Setup of build 72:
==> flow/design.v <==
module CONV(
	input			clk,               
	input			reset,             
	output reg		busy,	            
	input			ready,	            
	output reg[11:0]	iaddr,            
	input signed[19:0]	idata,            
	output reg 	     cwr,              
	output reg[11:0] 	caddr_wr,         
	output reg[19:0] 	cdata_wr,         
	output reg	 crd,               
	output reg[11:0]	caddr_rd,         
	input	[19:0]		cdata_rd,         
	output reg[2:0] 	csel              
);
parameter signed bias = 40'h0013100000;    
parameter signed K0_0 = 20'h0A89E;         
parameter signed K0_1 = 20'h092D5;         
parameter signed K0_2 = 20'h06D43;         
parameter signed K0_3 = 20'h01004;         
parameter signed K0_4 = 20'hF8F71;         
parameter signed K0_5 = 20'hF6E54;         
parameter signed K0_6 = 20'hFA6D7;         
parameter signed K0_7 = 20'hFC834;         
parameter signed K0_8 = 20'hFAC19;         
parameter IDLE       = 3'd0;    
parameter READ_CONV  = 3'd1;    
parameter WRITE_L0   = 3'd2;    
parameter DELAY1     = 3'd3;    
parameter READ_L0    = 3'd4;    
parameter WRITE_L1   = 3'd5;    
parameter DELAY2     = 3'd6;    
parameter FINISH     = 3'd7;    
reg [5:0] x, y, L1_x, L1_y;             
reg [3:0] counter_kdata, counter_kaddr;   
reg [2:0] counter_layer1;	            
reg [2:0] current_state, next_state;    
reg signed [19:0] Kernel;               
reg signed [39:0] conv_sum;             
reg signed [19:0] idata_tmp;            
wire signed [39:0] data_conv;
wire signed [19:0] conv_result;
assign data_conv = Kernel * idata_tmp;              
assign conv_result[19:0] = conv_sum[35:16] + conv_sum[15];   
always@(*) begin
	case(counter_kdata)
		4'd1: Kernel = K0_0;
		4'd2: Kernel = K0_1;
		4'd3: Kernel = K0_2;
		4'd4: Kernel = K0_3;
		4'd5: Kernel = K0_4;
		4'd6: Kernel = K0_5;
		4'd7: Kernel = K0_6;
		4'd8: Kernel = K0_7;
		4'd9: Kernel = K0_8;
		default: Kernel = 0;
	endcase
end
always@(posedge clk or posedge reset) begin
	if(reset) 
		current_state <= IDLE;
	else 
		current_state <= next_state;
end
always @(*) begin
	case (current_state)
		IDLE:       next_state = (ready) ? READ_CONV : IDLE;
		READ_CONV:  next_state = (counter_kdata == 4'd10) ? WRITE_L0 : READ_CONV;  
		WRITE_L0:   next_state = DELAY1;
		DELAY1:     next_state = (x == 6'd0 && y == 6'd0) ? READ_L0 : READ_CONV;
		READ_L0:    next_state = (counter_layer1 == 3'd4) ? WRITE_L1 : READ_L0;
		WRITE_L1:   next_state = DELAY2;
		DELAY2:     next_state = (L1_x == 6'd0 && L1_y == 6'd0) ? FINISH : READ_L0;
		FINISH:     next_state = FINISH;
		default:    next_state = IDLE;
	endcase
end
always@(posedge clk or posedge reset) begin
	if(reset) begin 
		iaddr <= 12'd0;
	end else if(current_state == READ_CONV) begin 
		case(counter_kaddr)
			4'd0: iaddr <= (y-1)*64 + x-1;
			4'd1: iaddr <= (y-1)*64 + x;
			4'd2: iaddr <= (y-1)*64 + x+1;
			4'd3: iaddr <= y*64 + x-1;
			4'd4: iaddr <= y*64 + x;		 
			4'd5: iaddr <= y*64 + x+1;		
			4'd6: iaddr <= (y+1)*64 + x-1;
			4'd7: iaddr <= (y+1)*64 + x;
			4'd8: iaddr <= (y+1)*64 + x+1;
			default: iaddr <= iaddr;
		endcase
	end
end
always@(posedge clk or posedge reset) begin
	if(reset) 
		counter_kaddr <= 4'd0;
	else if(current_state == READ_CONV) 
		counter_kaddr <= counter_kaddr + 4'd1;
	else 
		counter_kaddr <= counter_kaddr;
end
always@(posedge clk or posedge reset) begin
	if(reset) 
		idata_tmp <= 0;
	else if(current_state == READ_CONV) begin
		case(counter_kdata)
			4'd0: idata_tmp <= (x == 0 || y == 0) ? 20'd0 : idata;
			4'd1: idata_tmp <= (y == 0) ? 20'd0 : idata;
			4'd2: idata_tmp <= (x == 63 || y == 0) ? 20'd0 : idata;
			4'd3: idata_tmp <= (x == 0) ? 20'd0 : idata;
			4'd4: idata_tmp <= idata;
			4'd5: idata_tmp <= (x == 63) ? 20'd0 : idata;
			4'd6: idata_tmp <= (x == 0 || y == 63) ? 20'd0 : idata;
			4'd7: idata_tmp <= (y == 63) ? 20'd0 : idata;
			4'd8: idata_tmp <= (x == 63 || y == 63) ? 20'd0 : idata;
			default: idata_tmp <= idata_tmp;
		endcase
	end 
end
always@(posedge clk or posedge reset) begin
	if(reset) 
		conv_sum <= 40'd0;
	else if(current_state == READ_CONV) begin
		if(counter_kdata == 0) 
			conv_sum <= 40'd0;
		else if(counter_kdata == 10)     
			conv_sum <= conv_sum + bias;
		else  
			conv_sum <= conv_sum + data_conv;  
	end
end
always@(posedge clk or posedge reset) begin
	if(reset) 
		busy <= 0;
	else if(ready) 
		busy <= 1; 
	else if(current_state == FINISH) 
		busy <= 0;
end
always@(posedge clk or posedge reset) begin
	if(reset) 
		cwr <= 1'd0;
	else if(current_state == WRITE_L0 || current_state == WRITE_L1)
		cwr <= 1'd1;
	else 
		cwr <= 1'd0;
end
always@(posedge clk or posedge reset) begin
	if(reset) 
		crd <= 1'd0;
	else if(current_state == READ_L0) 
		crd <= 1'd1;
	else 
		crd <= 1'd0;
end
always@(posedge clk or posedge reset) begin
	if(reset) 
		csel <= 3'b000;
	else if(current_state == WRITE_L0) 
		csel <= 3'b001;
	else if(current_state == WRITE_L1) 
		csel <= 3'b011;
	else if(current_state == READ_L0) 
		csel <= 3'b001;
	else 
		csel <= csel;
end
always@(posedge clk or posedge reset) begin
	if(reset) 
		caddr_rd <= 12'd0;
	else if(current_state == READ_L0) begin
		case(counter_layer1)
			3'd0: caddr_rd <= L1_y*64 + L1_x;
			3'd1: caddr_rd <= L1_y*64 + L1_x+1;
			3'd2: caddr_rd <= (L1_y+1)*64 + L1_x;
			3'd3: caddr_rd <= (L1_y+1)*64 + L1_x+1;
		endcase 
	end
end
always@(posedge clk or posedge reset) begin
	if(reset) 
		caddr_wr <= 0;
	else if(current_state == WRITE_L0)  
		caddr_wr <= y * 64 + x; 
	else if(current_state == WRITE_L1)  
		caddr_wr <= (L1_y/2) * 32 + (L1_x/2);  
end
reg signed [19:0] current_max;
always@(posedge clk or posedge reset) begin
	if(reset) begin
		cdata_wr <= 20'd0;
		current_max <= 20'd0; 
	end else begin
		case(current_state)
			WRITE_L0:  
				cdata_wr <= (conv_sum[39]) ? 20'd0 : conv_result;
			READ_L0: begin				
				if(counter_layer1 == 3'd1) begin	 
					current_max <= cdata_rd; 		 
				end else begin
					current_max <= (cdata_rd > current_max) ? cdata_rd : current_max;
				end
			end
			WRITE_L1: begin
				cdata_wr <= current_max;
				current_max <= 20'h00000;  
			end
			default: begin
			end
		endcase
	end
end
always@(posedge clk or posedge reset) begin
	if(reset) begin
		x <= 6'd0; 
		y <= 6'd0;
	end else if(current_state == WRITE_L0) begin
		if(x == 6'd63) begin  
			x <= 6'd0;
			y <= y + 6'd1;
		end else begin
			x <= x + 6'd1;
		end
	end
end
always@(posedge clk or posedge reset) begin
	if(reset) begin
		L1_x <= 6'd0; 
		L1_y <= 6'd0;
	end else if(current_state == WRITE_L1) begin
		if(L1_x == 6'd62) begin
			L1_x <= 0;
			L1_y <= L1_y + 2;
		end else begin
			L1_x <= L1_x + 2;
		end
	end
end
always@(posedge clk or posedge reset) begin
	if(reset) 
		counter_kdata <= 4'd0;
	else 
		counter_kdata <= counter_kaddr;
end
always@(posedge clk or posedge reset) begin
	if(reset) 
		counter_layer1 <= 0;
	else if(current_state == READ_L0) 
		counter_layer1 <= counter_layer1 + 3'd1;
	else 
		counter_layer1 <= 0;
end
endmodule
clock: 5.92 ns
lec_check: 0
abc_area: 1
cap_margin: 5
core_aspect_ratio: 0.72
core_margin: 2
core_utilization: 72
cts_cluster_diameter: 322
cts_cluster_size: 37
hold_slack_margin: 0.3
slew_margin: 20
run.sh (not shown) runs the stock make flow with config.mk's settings and CLKGATE_MAP_FILE=.
Build 72 did not finish; the tool stopped in global routing with error GRT-0232.
Input changes introduced in build 77 (baseline for comparison: build 72):
==> flow/config.mk <==
export PLATFORM = sky130hd
export DESIGN_NAME = CONV
export DESIGN_NICKNAME = CONV
export VERILOG_FILES = /design/flow/design.v
export SDC_FILE = /design/flow/constraint.sdc
export NUM_CORES = 4
export LEC_CHECK = 0
export CAP_MARGIN = 20
export CORE_MARGIN = 2
export CORE_UTILIZATION = 72
export CTS_CLUSTER_SIZE = 100
export SLEW_MARGIN = 20
export TNS_END_PERCENT = 5
==> flow/constraint.sdc <==
create_clock -name core_clock -period 5.0 [get_ports {clk}]
set_input_delay 1.0000 -clock core_clock [delete_from_list [all_inputs] [get_ports {clk}]]
set_output_delay 1.0000 -clock core_clock [all_outputs]
set_load 0.01 [all_outputs]
[summary]
Diff build 72 -> build 77: number of buffers inserted during clock tree synthesis barely changed, yosys-reported design area after synthesis went down by 4.1%, mean cell area of the mapped netlist up about 17%, vertical extent of the die rose 15%, pre-CTS setup slack decreased by 1.52 ns relative to the old numbers. Re post-synthesis share of cell area spent on and, or, nand and nor gates: build 77 is 6.6 points down on build 72. Finished, but not clean: build 77, with setup timing. Build 72 did not make it past global routing, where a tool error ended it. Relative to build 72, the standard-cell row count measured on build 77 has increased by more than 10%. Area fraction in compound gates after synthesis is higher on build 77. | pre-placement core utilization | lower: build 72 |. Going from build 72 to build 77, count of instantiated cells in the yosys netlist shrinks by 615.
For build 67, these inputs were changed with respect to build 77:
diff --git a/flow/config.mk b/flow/config.mk
--- a/flow/config.mk
+++ b/flow/config.mk
@@ -9,5 +9,4 @@
 export CORE_MARGIN = 2
-export CORE_UTILIZATION = 72
-export CTS_CLUSTER_SIZE = 100
+export CORE_UTILIZATION = 64
+export CTS_CLUSTER_SIZE = 97
 export SLEW_MARGIN = 20
-export TNS_END_PERCENT = 5
==> flow/constraint.sdc <==
create_clock -name core_clock -period 8.79 [get_ports {clk}]
set_input_delay 1.7580 -clock core_clock [delete_from_list [all_inputs] [get_ports {clk}]]
set_output_delay 1.7580 -clock core_clock [all_outputs]
set_load 0.01 [all_outputs]
Notes after the runs:
Build 67 went all the way through the flow, and no timing, DRC or antenna check failed. Although build 77 finished all stages, its layout failed final checks on setup timing. Build 67 vs build 77: cell count down. The setup slack of build 67 is larger than that of build 77. Share of the clock period used by the worst path after layout was higher in the run labelled build 77. Compared with build 77, in build 67 post-layout minimum cycle time increased by 0.65 ns relative to the old numbers; hold slack decreased by 0.028 ns relative to the old numbers; critical path depth decreased by 2 relative to the old numbers; multi-input gate area in the final layout decreased by 1.7% relative to the old numbers. Leakage power figure in build 67 is 8.8% below build 77. In build 67, the chip area came out about 12% above the value in build 77.
Power is estimated from default activity; no workload was simulated.
